== before ==
// pokey_advanced
module pokey_advanced (
    input clk,               
    input enable_179mhz,     
    input reset_n,           
    input [3:0] addr,        
    input [7:0] din,         
    input we,                
    output reg audio_pwm     
);
Size: roughly 980 cells after synthesis, ~170 flip-flops, about 17 I/O pins.
clock: 3.75 ns
lec_check: 0
abc_area: 0
cap_margin: 15
cell_pad_in_sites_global_placement: 1
core_aspect_ratio: 0.88
core_margin: 7
core_utilization: 18
cts_cluster_size: 52
gpl_routability_driven: 0
gpl_timing_driven: 1
max_routing_layer: met5
min_routing_layer: met1
place_density_lb_addon: 0.15
setup_slack_margin: 0.4
slew_margin: 10
run.sh (not shown) runs the stock make flow with config.mk's settings and CLKGATE_MAP_FILE=.
Every stage of before finished as expected; the final checks, on the other hand, flagged setup timing, which means the layout fails.
> inputs changed (before -> after)
Settings: CAP_MARGIN now 35, was 15; GPL_TIMING_DRIVEN no longer set, was 1; GPL_ROUTABILITY_DRIVEN no longer set, was 0; CELL_PAD_IN_SITES_GLOBAL_PLACEMENT no longer set, was 1; SETUP_SLACK_MARGIN now 0.1, was 0.4; CORE_UTILIZATION now 32, was 18; TNS_END_PERCENT now 25, previously not set; CORE_ASPECT_RATIO now 1.27, was 0.88; SLEW_MARGIN now 20, was 10; CTS_CLUSTER_SIZE now 94, was 52; CTS_CLUSTER_DIAMETER now 173, previously not set; the clock period (ns, I/O delays scaled along) now 3.89, was 3.75.
==> comparison <==
- after: flow complete, layout not clean; failing: setup timing
- before reports its cell with the largest stage delay on the worst path as dfxtp_2 while after reports dfxtp_4.
- Detailed-route wire length on metal 1 went down by more than 10% going from before to after.
- Changes observed in after relative to before: worst-case setup slack after placement saw an increase, via count flat, met2 layer wire length in the routed design now sits lower.
- Power density relative to cell area for after: 13 nW/um2 down relative to before
- Of before and after, before shows the higher design area, with after below it.
- Worst-case clock skew: after lower than before
- after packs its core more tightly than before.

---

Starting RTL as in the previous note.
// pokey_advanced
module pokey_advanced (
    input clk,               
    input enable_179mhz,     
    input reset_n,           
    input [3:0] addr,        
    input [7:0] din,         
    input we,                
    output reg audio_pwm     
);
    reg [7:0] audf [0:3];  
    reg [7:0] audc [0:3];  
    reg [7:0] audctl;      
    reg [3:0]  poly4;
    reg [4:0]  poly5;
    reg [16:0] poly17; 
    reg [15:0] counter [0:3]; 
    reg [3:0]  chan_out;    
    reg [4:0] count_64k;    
    reg [6:0] count_15k;    
    reg tick_64khz;
    reg tick_15khz;
    always @(posedge clk) begin
        tick_64khz <= 0;
        tick_15khz <= 0;
        if (!reset_n) begin
            count_64k <= 0;
            count_15k <= 0;
        end else if (enable_179mhz) begin
            if (count_64k == 27) begin  
                count_64k <= 0;
                tick_64khz <= 1;
            end else begin
                count_64k <= count_64k + 1;
            end
            if (count_15k == 113) begin  
                count_15k <= 0;
                tick_15khz <= 1;
            end else begin
                count_15k <= count_15k + 1;
            end
        end
    end
    always @(posedge clk) begin
        if (!reset_n) begin
            audctl <= 0;
            audc[0]<=0; audc[1]<=0; audc[2]<=0; audc[3]<=0;
            audf[0]<=0; audf[1]<=0; audf[2]<=0; audf[3]<=0;
        end else if (we) begin
            case (addr)
                0: audf[0] <= din;
                1: audc[0] <= din;
                2: audf[1] <= din;
                3: audc[1] <= din;
                4: audf[2] <= din;
                5: audc[2] <= din;
  ...
clock: 3.33 ns
lec_check: 0
cap_margin: 20
core_aspect_ratio: 0.5
core_margin: 2
core_utilization: 72
cts_cluster_diameter: 352
cts_cluster_size: 95
place_density: 0.39
slew_margin: 20
The first run completed and failed the layout checks on setup timing.
Rerun with:
Settings changed: ABC_AREA set to 1, CORE_ASPECT_RATIO 0.5 to not set, PLACE_DENSITY 0.39 to not set, PLACE_DENSITY_LB_ADDON set to 0.08, SETUP_SLACK_MARGIN set to -0.33.
The changed run finished with setup timing left.
Synthesized cell count grows by 37%.
Critical path depth grows by 3.
Utilization grows by 2.3 points.
Area after synthesis grows by 5.6%.
Worst setup slack gets better by 560 ps.
Combinational power grows by about 150%.
Final cell count grows by about 33%.
Design area grows by about 7%.
Register-to-register slack gets better by 560 ps.
Total power grows by 11%.
Clock-buffer cell count grows by 3.
Rerun with:
Settings changed: ABC_AREA 1 to not set, CTS_CLUSTER_DIAMETER 352 to not set, CTS_CLUSTER_SIZE 95 to not set, PLACE_DENSITY_LB_ADDON 0.08 to not set, SETUP_SLACK_MARGIN -0.33 to not set.
Clock period 3.33 ns to 5.2 ns, I/O delays scaled along.
- This time the run finished clean
- die size is lower by 5.1%
- combinational power shrinks by 75%
- wire length goes down by 13%
Rerun with:
Settings changed: CORE_UTILIZATION 72 to 65.
Clock period 5.2 ns to 3.62 ns, I/O delays scaled along.
Outcome: With this change the flow ran to the end with violations: setup timing. Synthesized area stays the same. Power is higher by 40%. Worst setup slack degrades by 1000 ps. Non-clock buffer count grows by 23. Critical path depth shrinks by 1. Global-route usage drops by 3.7 points. Final cell count came out higher by 4.8%. Count of clock-buffer cells in the layout fell by 1.

---

== P ==
pokey_advanced again, from the RTL that the note above started with.
clock: 2.97 ns
lec_check: 0
abc_area: 1
cap_margin: 20
core_margin: 2
core_utilization: 72
cts_cluster_size: 10
place_density_lb_addon: 0.1
setup_slack_margin: 0.45
slew_margin: 20
STATUS run=P STAGES=ALL_DONE FINAL_CHECKS=FAILED CAUSE=setup timing
Input changes introduced in Q (baseline for comparison: P):
- PLACE_DENSITY_LB_ADDON no longer set, was 0.1
- CTS_CLUSTER_DIAMETER now 154, previously not set
- SETUP_SLACK_MARGIN now 0.37, was 0.45
- PLACE_DENSITY now 0.42, previously not set
Status Q: flow complete, layout not clean - setup timing. Q ends up with a routed wire length that is 4.1% lower than in P. When Q is measured against P, its layout filler cell count turns out about 11% higher. Number of nets in the synthesized netlist: P vs Q identical. Between P and Q, the count of clock-buffer cells in the layout is higher for P. Looking at power, Q sits about 3% higher than P does. Comparing P with Q, the worst hold slack came out essentially unchanged. Length of routed met2 wiring: Q < P.
#### Input delta (R over Q)
- CORE_UTILIZATION now 40, was 72
- CTS_CLUSTER_SIZE no longer set, was 10
- PLACE_DENSITY no longer set, was 0.42
- ABC_AREA no longer set, was 1
- SETUP_SLACK_MARGIN no longer set, was 0.37
- CTS_CLUSTER_DIAMETER no longer set, was 154
- the clock period (ns, I/O delays scaled along) now 6.0, was 2.97
[summary]
Every stage of the flow completed for R, and the final layout passed the timing, design-rule and antenna checks.
As of R, total detailed-routing wirelength had fallen by more than 10% compared to Q.
For cell-internal power, dividing the value from R by the value from Q gives 0.45.
Summary of the comparison: sequential share of layout area is higher in R, relative to Q.
Compare R and Q | number of global-route vias before repair lower: R
Area fraction in mux cells (R over Q): increase, 11 points
Of R and Q, the higher worst path setup slack after routing belongs to R.
Setup total negative slack up 0.66 ns in R wrt Q
Compared with Q, R shows a cell count that is about 20% lower.
Looking at share of cell area taken by multi-input logic gates across R and Q, the one that comes out higher is R.
Die area | R > Q

---

pokey_advanced again, from the RTL that the note above started with.
clock: 2.89 ns
lec_check: 0
abc_area: 1
cap_margin: 20
core_margin: 2
core_utilization: 72
cts_cluster_diameter: 386
cts_cluster_size: 14
place_density_lb_addon: 0.19
slew_margin: 20
The baseline reached the layout checks and failed them: setup timing.
Edit:
- CORE_UTILIZATION: 72 -> 69
- CTS_CLUSTER_DIAMETER: 386 -> not set
- CTS_CLUSTER_SIZE: 14 -> not set
- PLACE_DENSITY: not set -> 0.39
- PLACE_DENSITY_LB_ADDON: 0.19 -> not set
Effect: The new run reached the layout checks and failed them: setup timing. Synthesized cell count is unchanged. Sequential power stays flat. Combinational power drops slightly. Clock skew went up by 0.0052 ns. Total power shrinks by a few percent. Sequential cell count is unchanged. Worst setup slack improves by 0.22 ns.
Edit:
- CORE_UTILIZATION: 69 -> 72
- CTS_CLUSTER_DIAMETER: not set -> 364
- CTS_CLUSTER_SIZE: not set -> 14
- PLACE_DENSITY: 0.39 -> not set
- PLACE_DENSITY_LB_ADDON: not set -> 0.19
- SETUP_SLACK_MARGIN: not set -> -0.07
After rerunning:
- The changed run finished but failed the layout checks on setup timing
- cell area barely changes
- worst setup slack degrades by 0.22 ns
- global-route usage rose by 4.0 points
- count of clock-buffer cells in the layout is lower by 1
- total power increases by a few percent
- sequential cell count does not change
Edit:
- CAP_MARGIN: 20 -> 40
- CTS_CLUSTER_DIAMETER: 364 -> 386
- HOLD_SLACK_MARGIN: not set -> 0.29
- SETUP_SLACK_MARGIN: -0.07 -> -0.29
- The changed run reached the layout checks and failed them: setup timing
- worst setup slack gets better by 0.15 ns
- total power drops by 2.7%
- cell count is about the same
- sequential share of layout area climbs by 0.11 points
Edit:
- ABC_AREA: 1 -> not set
- CAP_MARGIN: 40 -> 20
- CTS_CLUSTER_DIAMETER: 386 -> not set
- HOLD_SLACK_MARGIN: 0.29 -> not set
- PLACE_DENSITY_LB_ADDON: 0.19 -> 0.01
- SETUP_SLACK_MARGIN: -0.29 -> -0.07
The new run finished but fails on setup timing.
Synthesized cell count goes down by a quarter to a third.
Routed wire length goes down by a little under a tenth.
Global-route usage goes down by 0.60 points.
Clock-buffer cell count goes down by 2.
Utilization goes down by 1.1 points.
Total power goes down by roughly a tenth.
Sequential share of layout area goes up by 2.3 points.
Final cell count goes down by a quarter to a third.
First-iteration DRC count goes up by a few percent.
Worst setup slack degrades by 0.79 ns.
Edit:
- ABC_AREA: not set -> 1
- CTS_CLUSTER_DIAMETER: not set -> 364
- HOLD_SLACK_MARGIN: not set -> 0.26
- PLACE_DENSITY_LB_ADDON: 0.01 -> 0.19
- SETUP_SLACK_MARGIN: -0.07 -> 0.74
What happened: The changed run completed, yet does not pass: setup timing. Worst setup slack gains 0.69 ns. Maximum frequency goes up by about a fifth. Clock-buffer cell count does not change. Critical path depth climbs by 3. Combinational power rises by well over a third. Cell area increases by a little under a tenth.

---

Starting RTL as in the previous note.
Design pokey_advanced, start of the top module:
module pokey_advanced (
    input clk,               
    input enable_179mhz,     
    input reset_n,           
    input [3:0] addr,        
    input [7:0] din,         
    input we,                
    output reg audio_pwm     
);
Settings: LEC_CHECK=0, CAP_MARGIN=20, CORE_MARGIN=4, CORE_UTILIZATION=40, HOLD_SLACK_MARGIN=0.25, PLACE_DENSITY_LB_ADDON=0.17, SLEW_MARGIN=25; clock period 6.0 ns.
The starting point ran to the end with no violations.
Edit:
Settings changed: CORE_MARGIN 4 to 2, CORE_UTILIZATION 40 to 66, HOLD_SLACK_MARGIN 0.25 to not set, PLACE_DENSITY_LB_ADDON 0.17 to not set, SLEW_MARGIN 25 to 20.
Clock period 6.0 ns to 3.95 ns, I/O delays scaled along.
What happened:
- Now the flow finished with setup timing left
- via count goes up by 6.5%
- setup slack loses 1400 ps
- global-route usage increases by 12 points
- power climbs by about 55%
- first-iteration DRC count grows by 130%
- cell count shrinks by about 6.6%
- critical path depth increases by 1
- flip-flop count does not change
- synthesized area is unchanged
Power is estimated from default activity; no workload was simulated.
